==> flow/design.v (excerpt) <==
module ellipse_generator
#(
parameter  int  BITS_RES            = 12,             
parameter  int  BITS_RAD            = BITS_RES - 1,   
parameter  bit  USE_ALTERA_IP       = 0               
)
(
  input logic                        clk,               
  input logic                        reset,             
  input logic                        enable,            
  input logic                        run,               
  input logic         [1:0]          quadrant,          
  input logic                        ellipse_filled,    
  input logic  signed [BITS_RES-1:0] Xc,                
  input logic  signed [BITS_RES-1:0] Yc,                
  input logic  signed [BITS_RES-1:0] Xr,                
  input logic  signed [BITS_RES-1:0] Yr,                
  input logic                        ena_pause,         
  output logic                       busy,              
  output logic signed [BITS_RES:0]   X_coord,           
  output logic signed [BITS_RES:0]   Y_coord,           
  output logic                       pixel_data_rdy,    
  output logic                       ellipse_complete   
);
logic               draw_line ;
logic        [1:0]  quadrant_latch ;     
logic        [3:0]  sub_function ;     
logic               inv ;     
logic               draw_flat ;     
logic               filled ;     
logic signed   [BITS_RES-1:0]   x ;     
logic signed   [BITS_RES-1:0]   y ;     
  ...
Settings: LEC_CHECK=0, ABC_AREA=1, CAP_MARGIN=20, CORE_MARGIN=2, CORE_UTILIZATION=72, CTS_CLUSTER_DIAMETER=301, CTS_CLUSTER_SIZE=95, PLACE_DENSITY=0.38, SLEW_MARGIN=20, TNS_END_PERCENT=25; clock period 2.77 ns.
run.sh (not shown) runs the stock make flow with config.mk's settings and CLKGATE_MAP_FILE=.
The first run did not get past 4_1_cts.
Edit:
- CTS_CLUSTER_DIAMETER: 301 -> default
- CTS_CLUSTER_SIZE: 95 -> default
- PLACE_DENSITY: 0.38 -> default
- TNS_END_PERCENT: 25 -> default
- clock period: 2.77 -> 5.21 ns (I/O delays scaled with it)
Effect: This time the run died in 5_1_grt, error GRT-0116. Synthesized area is unchanged. Synthesized cell count does not change. Die size does not change.
Edit:
- ABC_AREA: 1 -> default
- CORE_UTILIZATION: 72 -> 40
- clock period: 5.21 -> 7.29 ns (I/O delays scaled with it)
Outcome: This time the run finished clean. Area after synthesis decreases by 10%. Die area rises by 60%. Synthesized cell count is lower by 27%.
Edit:
- CORE_UTILIZATION: 40 -> 70
- CTS_CLUSTER_SIZE: default -> 25
- MAX_ROUTING_LAYER: default -> met4
- clock period: 7.29 -> 5.89 ns (I/O delays scaled with it)
Now the flow completed, yet does not pass: setup timing; flip-flop count does not change; synthesized area stays the same; hold slack gains 14 ps; routed wire length went up by 2.4%.

---

== exp/yarrow ==
ellipse_generator again, from the RTL that the note above started with.
clock: 6.26 ns
lec_check: 0
abc_area: 0
cap_margin: 20
cell_pad_in_sites_detail_placement: 1
core_aspect_ratio: 0.54
core_margin: 6
core_utilization: 20
cts_cluster_diameter: 248
gpl_routability_driven: 1
gpl_timing_driven: 0
setup_slack_margin: 1.86
slew_margin: 15
Ran to the end and failed final checks on negative setup slack: exp/yarrow.
The inputs of exp/pepper differ from those of exp/yarrow as listed below.
- CORE_UTILIZATION now 65, was 20
- CELL_PAD_IN_SITES_DETAIL_PLACEMENT no longer set, was 1
- GPL_TIMING_DRIVEN no longer set, was 0
- CORE_MARGIN now 2, was 6
- SLEW_MARGIN now 20, was 15
- CORE_ASPECT_RATIO no longer set, was 0.54
- SETUP_SLACK_MARGIN no longer set, was 1.86
- GPL_ROUTABILITY_DRIVEN no longer set, was 1
- CTS_CLUSTER_DIAMETER no longer set, was 248
- ABC_AREA no longer set, was 0
- the clock period (ns, I/O delays scaled along) now 5.97, was 6.26
### Flow results
What the final checks of exp/pepper revealed, after a flow that finished every stage, was a layout that fails on negative setup slack. Compared with exp/yarrow, in exp/pepper number of DRC markers after the initial detailed-route iteration fell about 33%; non-clock buffering overhead in the final layout rose 0.40 points; total setup violations reported at the end of the flow fell 3. Going from exp/yarrow to exp/pepper, the final standard cell utilization of the core was found to have gone up by 51 points.
The following lists how exp/onyx was set up differently from exp/pepper:
- a change of CORE_UTILIZATION from 65 to 72
- an added PLACE_DENSITY of 0.38
- an added ABC_AREA of 1
- an added CTS_CLUSTER_DIAMETER of 301
- a change of the clock period (ns, I/O delays scaled along) from 5.97 to 3.52
==> results <==
- Not one of exp/pepper and exp/onyx finished clean.
- The flow for exp/pepper finished, though final verification flagged negative setup slack.
- As the logs show, exp/onyx stopped at clock tree synthesis (4_1_cts) after a tool error, so it never reached the end of the flow.
- exp/onyx against exp/pepper: post-detailed-placement half-perimeter wirelength went up; compound-gate portion of the synthesized area down 6.0 points; number of instances in the placed design up 2,285; share of the synthesized netlist area taken by xor and xnor gates -2.6 points; horizontal extent of the die +about 0.34%.
Input-level comparison between exp/quartz and exp/onyx:
- CTS_CLUSTER_DIAMETER no longer set, was 301
- ABC_AREA no longer set, was 1
- PLACE_DENSITY no longer set, was 0.38
- TNS_END_PERCENT now 5, previously not set
- CORE_UTILIZATION now 58, was 72
- the clock period (ns, I/O delays scaled along) now 7.5, was 3.52
==> comparison <==
exp/quartz vs exp/onyx, fraction of the mapped netlist area in adder cells went up by 2.5 points.
exp/quartz finished every stage and its layout cleared the timing, DRC and antenna checks.
The netlist area before placement in exp/onyx is 1.12 times that in exp/quartz.
Relative to exp/onyx, exp/quartz improves post-place setup slack.
Diff exp/onyx -> exp/quartz | summed standard-cell area reported by yosys | down by more than 10%
### exp/quartz -> exp/xenon
- a change of CORE_UTILIZATION from 58 to 57
- a deleted TNS_END_PERCENT that had been 5
- a change of the clock period (ns, I/O delays scaled along) from 7.5 to 6.26
Findings:
- Measured against each other, exp/xenon and exp/quartz differ in shortest period the worst path allows, the lower figure coming from exp/xenon.
- Every stage of exp/xenon finished as expected; the final checks, on the other hand, flagged negative setup slack, which means the layout fails.
- Higher met1 demand-to-capacity share in global routing goes to exp/quartz over exp/xenon.
- Clock latency on the worst-skew pair: exp/xenon lower than exp/quartz
- The count of endpoints failing setup in the final report reported for exp/xenon is greater than that of exp/quartz by 12.
- NOTE die extent in x exp/quartz->exp/xenon increased slightly
- Weighted congestion reported at the end of routability-driven placement: exp/xenon vs exp/quartz up 1.8%
- exp/xenon reports a higher area of the core than exp/quartz does.

---

job 101:
The RTL this note starts from:
==> flow/design.v <==
module ellipse_generator
#(
parameter  int  BITS_RES            = 12,             
parameter  int  BITS_RAD            = BITS_RES - 1,   
parameter  bit  USE_ALTERA_IP       = 0               
)
(
  input logic                        clk,               
  input logic                        reset,             
  input logic                        enable,            
  input logic                        run,               
  input logic         [1:0]          quadrant,          
  input logic                        ellipse_filled,    
  input logic  signed [BITS_RES-1:0] Xc,                
  input logic  signed [BITS_RES-1:0] Yc,                
  input logic  signed [BITS_RES-1:0] Xr,                
  input logic  signed [BITS_RES-1:0] Yr,                
  input logic                        ena_pause,         
  output logic                       busy,              
  output logic signed [BITS_RES:0]   X_coord,           
  output logic signed [BITS_RES:0]   Y_coord,           
  output logic                       pixel_data_rdy,    
  output logic                       ellipse_complete   
);
logic               draw_line ;
logic        [1:0]  quadrant_latch ;     
logic        [3:0]  sub_function ;     
logic               inv ;     
logic               draw_flat ;     
logic               filled ;     
logic signed   [BITS_RES-1:0]   x ;     
logic signed   [BITS_RES-1:0]   y ;     
logic signed   [BITS_RES-1:0]   xcr ;     
logic signed   [BITS_RES-1:0]   ycr ;     
logic signed   [BITS_RES-1:0]   xrr ;     
logic signed   [BITS_RES-1:0]   yrr ;     
logic signed   [BITS_RAD*3+1:0] p ;     
logic signed   [BITS_RAD*3+1:0] px ;     
logic signed   [BITS_RAD*3+1:0] py ;     
logic unsigned [BITS_RAD*2-1:0] rx2 ;     
logic unsigned [BITS_RAD*2-1:0] ry2 ;     
logic unsigned [BITS_RAD*1-1:0] alu_mult_a ;  
logic unsigned [BITS_RAD*2-1:0] alu_mult_b ;  
logic unsigned [BITS_RAD*3-1:0] alu_mult_y     ;  
logic               pixel_data_rdy_int ;     
logic               busy_int ;     
logic               ena_process ;     
logic               freeze ;     
     always_ff @(posedge clk) if (ena_process) alu_mult_y <= alu_mult_a * alu_mult_b ;
always_comb begin
   pixel_data_rdy = pixel_data_rdy_int && !ena_pause ;  
   busy           = busy_int || run ;                   
   ena_process    = enable && !(ena_pause && pixel_data_rdy_int);
end
always_ff @( posedge clk or posedge reset ) begin
   if ( reset ) begin
      draw_line          <= 1'b0  ;
      pixel_data_rdy_int <= 1'b0  ;
      busy_int           <= 1'b0  ;
      ellipse_complete   <= 1'b0  ;
      quadrant_latch     <= 2'b0  ;
      sub_function       <= 4'd0  ;  
      x                  <= 0 ;
      y                  <= 0 ;
      xcr                <= 0 ;
      ycr                <= 0 ;
      xrr                <= 0 ;
      yrr                <= 0 ;
      p                  <= 0 ;
      rx2                <= 0 ;
      ry2                <= 0 ;
      px                 <= 0 ;
      py                 <= 0 ;
      inv                <= 1'b0 ;       
      draw_flat          <= 1'b0 ;
      filled             <= 1'b0 ;
      freeze             <= 1'b0 ;
      X_coord            <= (BITS_RES)'(0);
      Y_coord            <= (BITS_RES)'(0);
      alu_mult_a         <= (BITS_RAD*1)'(0);
      alu_mult_b         <= (BITS_RAD*2)'(0);
   end
   else if ( ena_process  ) begin 
if (!freeze) begin
  if (inv==0) begin
    case ( quadrant_latch )
      4'd0 : begin
             X_coord    <=  xcr + x;
             Y_coord    <=  ycr + y;
             end
      4'd1 : begin
             X_coord    <=  xcr - x;
             Y_coord    <=  ycr + y;
             end
      4'd2 : begin
             X_coord    <=  xcr + x;
             Y_coord    <=  ycr - y;
             end
      4'd3 : begin
             X_coord    <=  xcr - x;
             Y_coord    <=  ycr - y;
             end
      endcase
  end else begin
  case ( quadrant_latch )
      4'd0 : begin
             Y_coord    <=  xcr + x;
             X_coord    <=  ycr + y;
             end
      4'd1 : begin
             Y_coord    <=  xcr + x;
             X_coord    <=  ycr - y;
             end
      4'd2 : begin
             Y_coord    <=  xcr - x;
             X_coord    <=  ycr + y;
             end
      4'd3 : begin
             Y_coord    <=  xcr - x;
             X_coord    <=  ycr - y;
             end
      endcase
  end
end else begin   
  if (((X_coord==xcr)&& !inv) || ((X_coord==ycr)&& inv) )  freeze     <= 1'b0;            
  if (((X_coord>xcr)&& !inv)  || ((X_coord>ycr)&& inv)  )  X_coord    <= X_coord - 1'b1;  
  if (((X_coord<xcr)&& !inv)  || ((X_coord<ycr)&& inv)  )  X_coord    <= X_coord + 1'b1;  
end
casez ( sub_function )
    4'd0 : begin  
      if ( run ) begin   
         quadrant_latch <= quadrant ;  
         if ( ( Xr == 0 ) && ( Yr == 0 ) ) begin  
            x                  <= 0    ;  
            y                  <= 0    ;  
            pixel_data_rdy_int <= 1'b0  ;  
            ellipse_complete   <= 1'b0  ;  
            sub_function       <= 4'd9  ;  
            draw_line          <= 1'b1  ;  
            busy_int           <= 1'b1  ;  
            xcr       <= Xc ;  
            ycr       <= Yc ;
            xrr       <= 0 ;
            yrr       <= 0 ;
            inv       <= 1'b0 ;
            draw_flat <= 1'b0 ;
            freeze    <= 1'b0 ;
         end
         else begin  
            sub_function       <= sub_function + 1'd1  ;  
            draw_line          <= 1'b1  ;  
            busy_int           <= 1'b1  ;  
            pixel_data_rdy_int <= 1'b0  ;  
            ellipse_complete   <= 1'b0  ;  
            xcr       <= Xc ;  
            ycr       <= Yc ;
            xrr       <= Xr ;
            yrr       <= Yr ;
            inv       <= 1'b0 ;
            draw_flat <= 1'b0 ;
            filled    <= ellipse_filled ;
            freeze    <= 1'b0 ;
         end  
      end  
    end  
    4'd1 : begin  
     alu_mult_a[BITS_RAD*1-1:0]          <= xrr[BITS_RAD-1:0] ;
     alu_mult_b[BITS_RAD*1-1:0]          <= xrr[BITS_RAD-1:0] ;
     alu_mult_b[BITS_RAD*2-1:BITS_RAD*1] <= 0     ;
     x                                   <= 0     ;
     y                                   <= yrr   ;
     draw_flat                           <= 1'b0  ;
     p                                   <= 0     ;
     sub_function                        <= sub_function + 1'd1  ;  
    end
    4'd2 : begin  
     alu_mult_a[BITS_RAD*1-1:0]          <= yrr[BITS_RAD-1:0] ;
     alu_mult_b[BITS_RAD*1-1:0]          <= yrr[BITS_RAD-1:0] ;
     alu_mult_b[BITS_RAD*2-1:BITS_RAD*1] <= 0     ;
     sub_function                        <= sub_function + 1'd1  ;  
    end
    4'd3 : begin  
     rx2[BITS_RAD*2-1:0]                <= alu_mult_y[BITS_RAD*2-1:0] ;  
     alu_mult_a[BITS_RAD*1-1:0]          <= yrr[BITS_RAD-1:0] ;
     alu_mult_b[BITS_RAD*2-1:0]          <= alu_mult_y[BITS_RAD*2-1:0] ;
     ry2                                 <= (BITS_RAD*2)'((alu_mult_y[BITS_RAD*2-1:0] + 2) >> 2) ;  
     px                                  <= 0     ;                                  
     sub_function                        <= sub_function + 1'd1  ;                   
    end
    4'd4 : begin  
     px                                 <= px + ry2 ;  
     ry2[BITS_RAD*2-1:0]                <= alu_mult_y[BITS_RAD*2-1:0] ;  
     sub_function                       <= sub_function + 1'd1  ;  
    end
    4'd5 : begin  
     px                                 <= px + ry2 - alu_mult_y[BITS_RAD*3-1:0] ;  
     py                                 <= (alu_mult_y[((BITS_RAD)*3-1):0]) << 1 ;  
     sub_function                       <= sub_function + 1'd1  ;  
    end
    4'd6 : begin  
     p                                  <= px  ;  
     px                                 <= 0;
              if (xrr<2) sub_function   <= sub_function + 2'd2  ;  
              else       sub_function   <= sub_function + 1'd1  ;  
    end
    4'd7 : begin  
  if (!freeze) begin
       if (px <= py) begin   
                     pixel_data_rdy_int <= 1'b1  ;  
		             x                  <= x + 1'd1 ;
		             px                 <= px + (ry2<<1);
                     if (inv && filled) freeze <= 1'b1;    
		             if (p <= 0) begin
	                             p  <= p + ry2 + (px + (ry2<<1)) ;
		                         end else begin
		                         if (!inv && filled)  freeze <= 1'b1;      
                                 y  <= y - 1'd1;
                                 py <= py - (rx2<<1);
                                 p  <= p + ry2 + (px + (ry2<<1)) - (py - (rx2<<1)) ;
                                 end
       end else begin  
          pixel_data_rdy_int <= 1'b0  ;                 
          sub_function       <= sub_function + 1'd1  ;  
       end
   end  
    end  
    4'd8 : begin  
if (!freeze) begin
if (((y<2) || draw_flat) && x <= xrr ) begin  
    draw_flat          <= 1'b1 ;       
    y                  <= 0        ;   
              if (draw_flat) begin               
              pixel_data_rdy_int <= 1'b1  ;      
              x                  <= x + 1'd1 ;   
              end
    end else begin
          if (inv) begin
                   pixel_data_rdy_int <= 1'b0  ;  
                   sub_function       <= 4'd0  ;  
                   inv                <= 1'b0  ;  
                   draw_line          <= 1'b0  ;  
                   ellipse_complete   <= 1'b1  ;
                   busy_int           <= 1'b0  ;  
          end else begin
                   pixel_data_rdy_int <= 1'b0  ;  
                   sub_function       <= 4'd1  ;  
                   inv                <= 1'b1  ;  
                   xcr                <= ycr   ;  
                   ycr                <= xcr   ;
                   xrr                <= yrr   ;  
                   yrr                <= xrr   ;
          end
     end  
    end  
    end  
    4'd9 : begin  
            pixel_data_rdy_int <= 1'b1                 ;  
            sub_function       <= sub_function + 1'd1  ;  
    end
    default : begin                 
    sub_function       <= 4'd0  ;   
    draw_line          <= 1'b0  ;   
    pixel_data_rdy_int <= 1'b0  ;  
    sub_function       <= 4'd0  ;  
    ellipse_complete   <= 1'b1  ;
    busy_int           <= 1'b0  ;  
    end
  endcase  
      if (!draw_line && !run ) begin
         pixel_data_rdy_int <= 1'b0 ;  
         ellipse_complete   <= 1'b0 ;  
         busy_int           <= 1'b0 ;  
      end
   end  
end
endmodule
Settings: LEC_CHECK=0, CAP_MARGIN=20, CORE_MARGIN=2, CORE_UTILIZATION=72, CTS_CLUSTER_DIAMETER=342, HOLD_SLACK_MARGIN=-0.1, PLACE_DENSITY_LB_ADDON=0.01, SLEW_MARGIN=20, TNS_END_PERCENT=5; clock period 8.31 ns.
Job 101 went all the way through synthesis, placement and routing and the layout is clean on timing, DRC and antenna.
Modified inputs, job 102 compared to job 101
# job 101
export LEC_CHECK = 0
export CAP_MARGIN = 20
export CORE_MARGIN = 2
export CORE_UTILIZATION = 72
export CTS_CLUSTER_DIAMETER = 342
export HOLD_SLACK_MARGIN = -0.1
export PLACE_DENSITY_LB_ADDON = 0.01
export SLEW_MARGIN = 20
export TNS_END_PERCENT = 5
create_clock -name core_clock -period 8.31 [get_ports {clk}]
# job 102
export LEC_CHECK = 0
export CAP_MARGIN = 20
export CORE_MARGIN = 2
export CORE_UTILIZATION = 40
export SLEW_MARGIN = 20
create_clock -name core_clock -period 7.5 [get_ports {clk}]
[summary]
As far as number of failing hold endpoints at the final stage goes, job 102 and job 101 are indistinguishable; the numbers are identical. Routed length on met1 went up by more than a quarter going from job 101 to job 102. Job 102 — combinational gate area about 0.34% higher, job 101 as reference.
#### Input delta (job 103 over job 102)
# job 102
export LEC_CHECK = 0
export CAP_MARGIN = 20
export CORE_MARGIN = 2
export CORE_UTILIZATION = 40
export SLEW_MARGIN = 20
create_clock -name core_clock -period 7.5 [get_ports {clk}]
# job 103
export LEC_CHECK = 0
export CAP_MARGIN = 20
export CORE_ASPECT_RATIO = 0.54
export CORE_MARGIN = 2
export CORE_UTILIZATION = 57
export GPL_TIMING_DRIVEN = 0
export SLEW_MARGIN = 15
create_clock -name core_clock -period 6.26 [get_ports {clk}]
[summary]
In the final reports, the cell area of job 103 is larger than that of job 102. A origin of the worst setup path of px[4] is what job 102 shows, while ry2[0] belongs to job 103. Delta (job 103 minus job 102): slew at the pin closest to its max-slew limit now sits higher. Changes observed in job 103 relative to job 102: overall routed net length has increased. For the iteration count of the initial detailed-routing pass, job 103 came in 1 higher than job 102 did. Nothing crashed in job 103 and all stages finished; the problem is that the final layout failed, the offending checks being negative setup slack. On job 103: width of the die is about 14% higher than what job 102 gave. Against job 102, maximum frequency in job 103 came out worse.
What job 104 does differently from job 103 at the input level:
# job 103
export LEC_CHECK = 0
export CAP_MARGIN = 20
export CORE_ASPECT_RATIO = 0.54
export CORE_MARGIN = 2
export CORE_UTILIZATION = 57
export GPL_TIMING_DRIVEN = 0
export SLEW_MARGIN = 15
create_clock -name core_clock -period 6.26 [get_ports {clk}]
# job 104
export LEC_CHECK = 0
export CAP_MARGIN = 20
export CORE_MARGIN = 2
export CORE_UTILIZATION = 52
export SLEW_MARGIN = 20
create_clock -name core_clock -period 7.29 [get_ports {clk}]
==> results <==
- Status for job 104 and job 103: clean finish in job 104 only
- Job 104 against job 103: global-route met2 utilization +1.6 points, die area +9.3%.
- Job 104 against job 103: maximum clock frequency higher, worst setup margin saw an increase.
### job 104 -> job 105
# job 104
export LEC_CHECK = 0
export CAP_MARGIN = 20
export CORE_MARGIN = 2
export CORE_UTILIZATION = 52
export SLEW_MARGIN = 20
create_clock -name core_clock -period 7.29 [get_ports {clk}]
# job 105
export LEC_CHECK = 0
export ABC_AREA = 1
export CAP_MARGIN = 20
export CORE_MARGIN = 2
export CORE_UTILIZATION = 72
export CTS_CLUSTER_DIAMETER = 241
export PLACE_DENSITY_LB_ADDON = 0.01
export SLEW_MARGIN = 20
create_clock -name core_clock -period 5.78 [get_ports {clk}]
==> comparison <==
Diff job 104 -> job 105 | synthesized area per cell | decrease of about 19%. Re combined global-route utilization of all metal layers: job 104 was lower than job 105. From the logs: job 105 reached the end of the flow and failed the layout checks with negative setup slack. Job 105 vs. job 104: final HPWL from detailed placement now larger; worst setup slack now smaller; combinational cell area excluding buffers and inverters now larger. Job 105 vs job 104, worst-path cell with the longest stage delay: sky130_fd_sc_hd__xor2_2 vs sky130_fd_sc_hd__fa_1. On final weighted congestion of routability-driven global placement: between job 105 and job 104, it ends up lower for job 104. Lower routed wire length among job 105 and job 104: job 104.
